==> 12-07: inputs <==
// TM_ALU
module TM_ALU (
    input  wire        clk,
    input  wire        reset,
    input  wire [7:0]  AvgTxLen,
    input  wire [7:0]  InstExed,
    input  wire [7:0]  CurTxLen,
    output wire [7:0]  AvgTxLen_new,
    output wire [7:0]  InstExed_new
);
Settings: LEC_CHECK=0, ABC_AREA=0, CAP_MARGIN=5, CORE_ASPECT_RATIO=0.5, CORE_MARGIN=9, CORE_UTILIZATION=40, CTS_CLUSTER_DIAMETER=346, CTS_CLUSTER_SIZE=86, HOLD_SLACK_MARGIN=-0.09, PLACE_DENSITY_LB_ADDON=0.01, SLEW_MARGIN=20, TNS_END_PERCENT=35; clock period 30.0 ns.
run.sh (not shown) runs the stock make flow with config.mk's settings and CLKGATE_MAP_FILE=.
==> 10-21: changes against 12-07 <==
==> flow/config.mk (replaced) <==
export PLATFORM = sky130hd
export DESIGN_NAME = TM_ALU
export DESIGN_NICKNAME = TM_ALU
export VERILOG_FILES = /design/flow/design.v
export SDC_FILE = /design/flow/constraint.sdc
export NUM_CORES = 4
export LEC_CHECK = 0
export ABC_AREA = 1
export CAP_MARGIN = 20
export CORE_MARGIN = 2
export CORE_UTILIZATION = 70
export SLEW_MARGIN = 20
==> flow/constraint.sdc (replaced) <==
create_clock -name core_clock -period 14.3 [get_ports {clk}]
set_input_delay 2.8600 -clock core_clock [delete_from_list [all_inputs] [get_ports {clk}]]
set_output_delay 2.8600 -clock core_clock [all_outputs]
set_load 0.01 [all_outputs]
==> 05-02: changes against 12-07 <==
==> flow/config.mk (replaced) <==
export PLATFORM = sky130hd
export DESIGN_NAME = TM_ALU
export DESIGN_NICKNAME = TM_ALU
export VERILOG_FILES = /design/flow/design.v
export SDC_FILE = /design/flow/constraint.sdc
export NUM_CORES = 4
export LEC_CHECK = 0
export ABC_AREA = 1
export CAP_MARGIN = 20
export CORE_MARGIN = 5
export CORE_UTILIZATION = 67
export CTS_CLUSTER_DIAMETER = 333
export HOLD_SLACK_MARGIN = 0.06
export SETUP_SLACK_MARGIN = -2.0
export SLEW_MARGIN = 20
==> out/qor.yml <==
floorplanning:
  die_y_um: 123
  fp_util_pct: 71.7
synth:
  ys_seq_share_pct: 15.3
  syn_area_um2: 9950
  yosysMostFrequentCell: "nand2_1"
  ys_chip_area_um2: 9950
  ys_types: 54
  simple_gate_share_pct: 28.8
outcome:
  lastStage: "clock tree synthesis"
  error: "[ERROR DPL-0038] Utilization greater than 100%, impossible to legalize"
  status: "aborted with a tool error"
place:
  pre_cts_ws_ps: -10970
  dp_cells: 1947
the above is filed under 10-21

==> out/qor.yml <==
outcome:
  status: "complete, no violations"
synth:
  ys_seq_share_pct: 15.7
  ys_chip_area_um2: 9680
  syn_area_um2: 9680
  simple_gate_share_pct: 21.0
  yosysMostFrequentCell: "ha_1"
floorplanning:
  die_y_um: 128
place:
  pre_cts_ws_ps: -1550
  dp_cells: 1512
the above is filed under 12-07

==> out/qor.yml <==
clocking:
  cts_buffer_depth: 2
synth:
  ys_chip_area_um2: 9950
  syn_area_um2: 9950
  simple_gate_share_pct: 28.8
  ys_types: 54
  ys_seq_share_pct: 15.3
floorplanning:
  fp_util_pct: 68.5
  die_y_um: 132
outcome:
  status: "complete, no violations"
place:
  postPlaceCellArea_um2: 10500
  dp_cells: 1653
detailed_routing:
  drtIter0Drc: 430
the above is filed under 05-02


==> exp/indigo <==
Starting RTL as in the previous note.
Settings: LEC_CHECK=0, ABC_AREA=1, CAP_MARGIN=20, CORE_MARGIN=2, CORE_UTILIZATION=72, CTS_CLUSTER_SIZE=75, SETUP_SLACK_MARGIN=3.74, SLEW_MARGIN=20; clock period 14.3 ns.
==> exp/lagoon: changes against exp/indigo <==
--- a/flow/config.mk
+++ b/flow/config.mk
@@ -7,8 +7,7 @@
 export LEC_CHECK = 0
-export ABC_AREA = 1
 export CAP_MARGIN = 20
 export CORE_MARGIN = 2
-export CORE_UTILIZATION = 72
-export CTS_CLUSTER_SIZE = 75
-export SETUP_SLACK_MARGIN = 3.74
+export CORE_UTILIZATION = 40
+export HOLD_SLACK_MARGIN = -0.07
+export PLACE_DENSITY_LB_ADDON = 0.06
 export SLEW_MARGIN = 20
==> flow/constraint.sdc (replaced) <==
create_clock -name core_clock -period 30.0 [get_ports {clk}]
set_input_delay 6.0000 -clock core_clock [delete_from_list [all_inputs] [get_ports {clk}]]
set_output_delay 6.0000 -clock core_clock [all_outputs]
set_load 0.01 [all_outputs]
==> exp/quartz: changes against exp/indigo <==
--- a/flow/config.mk
+++ b/flow/config.mk
@@ -7,8 +7,7 @@
 export LEC_CHECK = 0
-export ABC_AREA = 1
 export CAP_MARGIN = 20
 export CORE_MARGIN = 2
-export CORE_UTILIZATION = 72
-export CTS_CLUSTER_SIZE = 75
-export SETUP_SLACK_MARGIN = 3.74
+export CORE_UTILIZATION = 65
+export CTS_CLUSTER_DIAMETER = 354
+export SETUP_SLACK_MARGIN = -1.24
 export SLEW_MARGIN = 20
==> flow/constraint.sdc (replaced) <==
create_clock -name core_clock -period 16.3 [get_ports {clk}]
set_input_delay 3.2600 -clock core_clock [delete_from_list [all_inputs] [get_ports {clk}]]
set_output_delay 3.2600 -clock core_clock [all_outputs]
set_load 0.01 [all_outputs]
==> impl_metrics.json <==
{
  "synth_chip_area_um2": 9680,
  "top_logic_kind": "adder cells",
  "xor_share": 0.0561,
  "core_area_um2": 14500,
  "fp-utilization": 0.666,
  "die_area_um2": 15900,
  "dieHeight_um": 126,
  "gp_congestion": 0.932,
  "synthCells": 1161,
  "failed_stage": "clock tree synthesis (4_1_cts)",
  "muxShareOfSynthArea": 0.0460,
  "dpl_cell_area_um2": 12900,
  "aoi_share": 0.211,
  "firstError": "[ERROR DPL-0038] Utilization greater than 100%, impossible to legalize",
  "synth.most_common_cell": "ha_1",
  "status": "did not finish",
  "ys_sh_simple": 0.210,
  "synth.area.top_cells": "ha_1, dfxtp_1, fa_1, edfxtp_1, o21a_1",
  "row_count": 44,
  "yosys.area.top_type_share": 0.189
}
(the above is from exp/quartz)
==> impl_metrics.json <==
{
  "firstError": "[ERROR DPL-0038] Utilization greater than 100%, impossible to legalize",
  "failed_stage": "clock tree synthesis (4_1_cts)",
  "xor_share": 0.0607,
  "row_count": 42,
  "synth.area.top_cells": "ha_1, nand2_1, inv_1, dfxtp_1, fa_1",
  "aoi_share": 0.114,
  "fp-utilization": 0.746,
  "status": "did not finish",
  "synth_chip_area_um2": 9950,
  "gp_congestion": 0.870,
  "yosys.area.top_type_share": 0.184,
  "core_area_um2": 13300
}
(the above is from exp/indigo)
==> impl_metrics.json <==
{
  "die_area_um2": 25500,
  "status": "complete, no violations",
  "synthCells": 1161,
  "grt_first_pass_wirelength_mm": 42.2,
  "gp_congestion": 0.869,
  "row_count": 56,
  "xor_share": 0.0561,
  "fp-utilization": 0.410,
  "synth.area.top_cells": "ha_1, dfxtp_1, fa_1, edfxtp_1, o21a_1",
  "core_area_um2": 23600,
  "yosys.area.top_type_share": 0.189,
  "ys_sh_simple": 0.210,
  "synth_chip_area_um2": 9680,
  "muxShareOfSynthArea": 0.0460,
  "top_logic_kind": "adder cells",
  "dieHeight_um": 160,
  "synth.most_common_cell": "ha_1"
}
(the above is from exp/lagoon)

==> inputs of onyx <==
TM_ALU again, from the RTL that the note above started with.
## TM_ALU
module TM_ALU (
    input  wire        clk,
    input  wire        reset,
    input  wire [7:0]  AvgTxLen,
    input  wire [7:0]  InstExed,
    input  wire [7:0]  CurTxLen,
    output wire [7:0]  AvgTxLen_new,
    output wire [7:0]  InstExed_new
);
export LEC_CHECK = 0
export CAP_MARGIN = 35
export CELL_PAD_IN_SITES_DETAIL_PLACEMENT = 2
export CORE_ASPECT_RATIO = 0.6
export CORE_MARGIN = 6
export CORE_UTILIZATION = 40
export CTS_CLUSTER_DIAMETER = 98
export HOLD_SLACK_MARGIN = -0.07
export PLACE_DENSITY_LB_ADDON = 0.06
export SETUP_SLACK_MARGIN = -2.0
export SLEW_MARGIN = 15
create_clock -name core_clock -period 40.7 [get_ports {clk}]
==> raven: changes against onyx <==
Settings changed: ABC_AREA from default to 1, CAP_MARGIN 35 to 20, CELL_PAD_IN_SITES_DETAIL_PLACEMENT 2 to default, CORE_ASPECT_RATIO 0.6 to default, CORE_MARGIN 6 to 2, CORE_UTILIZATION 40 to 72, CTS_CLUSTER_DIAMETER 98 to 237, HOLD_SLACK_MARGIN -0.07 to default, PLACE_DENSITY from default to 0.65, PLACE_DENSITY_LB_ADDON 0.06 to default, SLEW_MARGIN 15 to 20.
==> flow/constraint.sdc (replaced) <==
create_clock -name core_clock -period 23.6 [get_ports {clk}]
set_input_delay 4.7200 -clock core_clock [delete_from_list [all_inputs] [get_ports {clk}]]
set_output_delay 4.7200 -clock core_clock [all_outputs]
set_load 0.01 [all_outputs]
==> tundra: changes against onyx <==
Settings changed: ABC_AREA from default to 1, CAP_MARGIN 35 to 20, CELL_PAD_IN_SITES_DETAIL_PLACEMENT 2 to default, CORE_ASPECT_RATIO 0.6 to default, CORE_MARGIN 6 to 2, CORE_UTILIZATION 40 to 68, CTS_CLUSTER_DIAMETER 98 to 263, CTS_CLUSTER_SIZE from default to 74, HOLD_SLACK_MARGIN -0.07 to default, PLACE_DENSITY_LB_ADDON 0.06 to default, SETUP_SLACK_MARGIN -2.0 to default, SLEW_MARGIN 15 to 20, TNS_END_PERCENT from default to 5.
==> flow/constraint.sdc (replaced) <==
create_clock -name core_clock -period 21.3 [get_ports {clk}]
set_input_delay 4.2600 -clock core_clock [delete_from_list [all_inputs] [get_ports {clk}]]
set_output_delay 4.2600 -clock core_clock [all_outputs]
set_load 0.01 [all_outputs]
==> results <==
item	raven	onyx	tundra
Result of the run	stopped before the end	complete, no violations	stopped before the end
Failing step	clock tree synthesis	-	global routing
Post-synthesis chip area from yosys	9950 µm²	9680 µm²	9950 µm²
Area fraction in mux cells	0%	4.60%	0%
Number of cells upsized or downsized after cts	-	0	54
TritonCTS Buffers	-	9	9
Area fraction in and, or, nand and nor cells	28.8%	21.0%	28.8%
Floorplan utilization	74.6%	41.4%	69.0%
Cell count after placement	1897	1486	1943
Combined area of all synthesized cells	9950 µm²	9680 µm²	9950 µm²
Vert. Die Dim	122 µm	133 µm	125 µm
Longest Clk Path Bufs	-	2	2
Area share of xor/xnor cells in the synthesized design	6.07%	5.61%	6.07%
Number of cell instances after yosys synthesis	1467	1161	1467
Core Region	13300 µm²	23400 µm²	14400 µm²
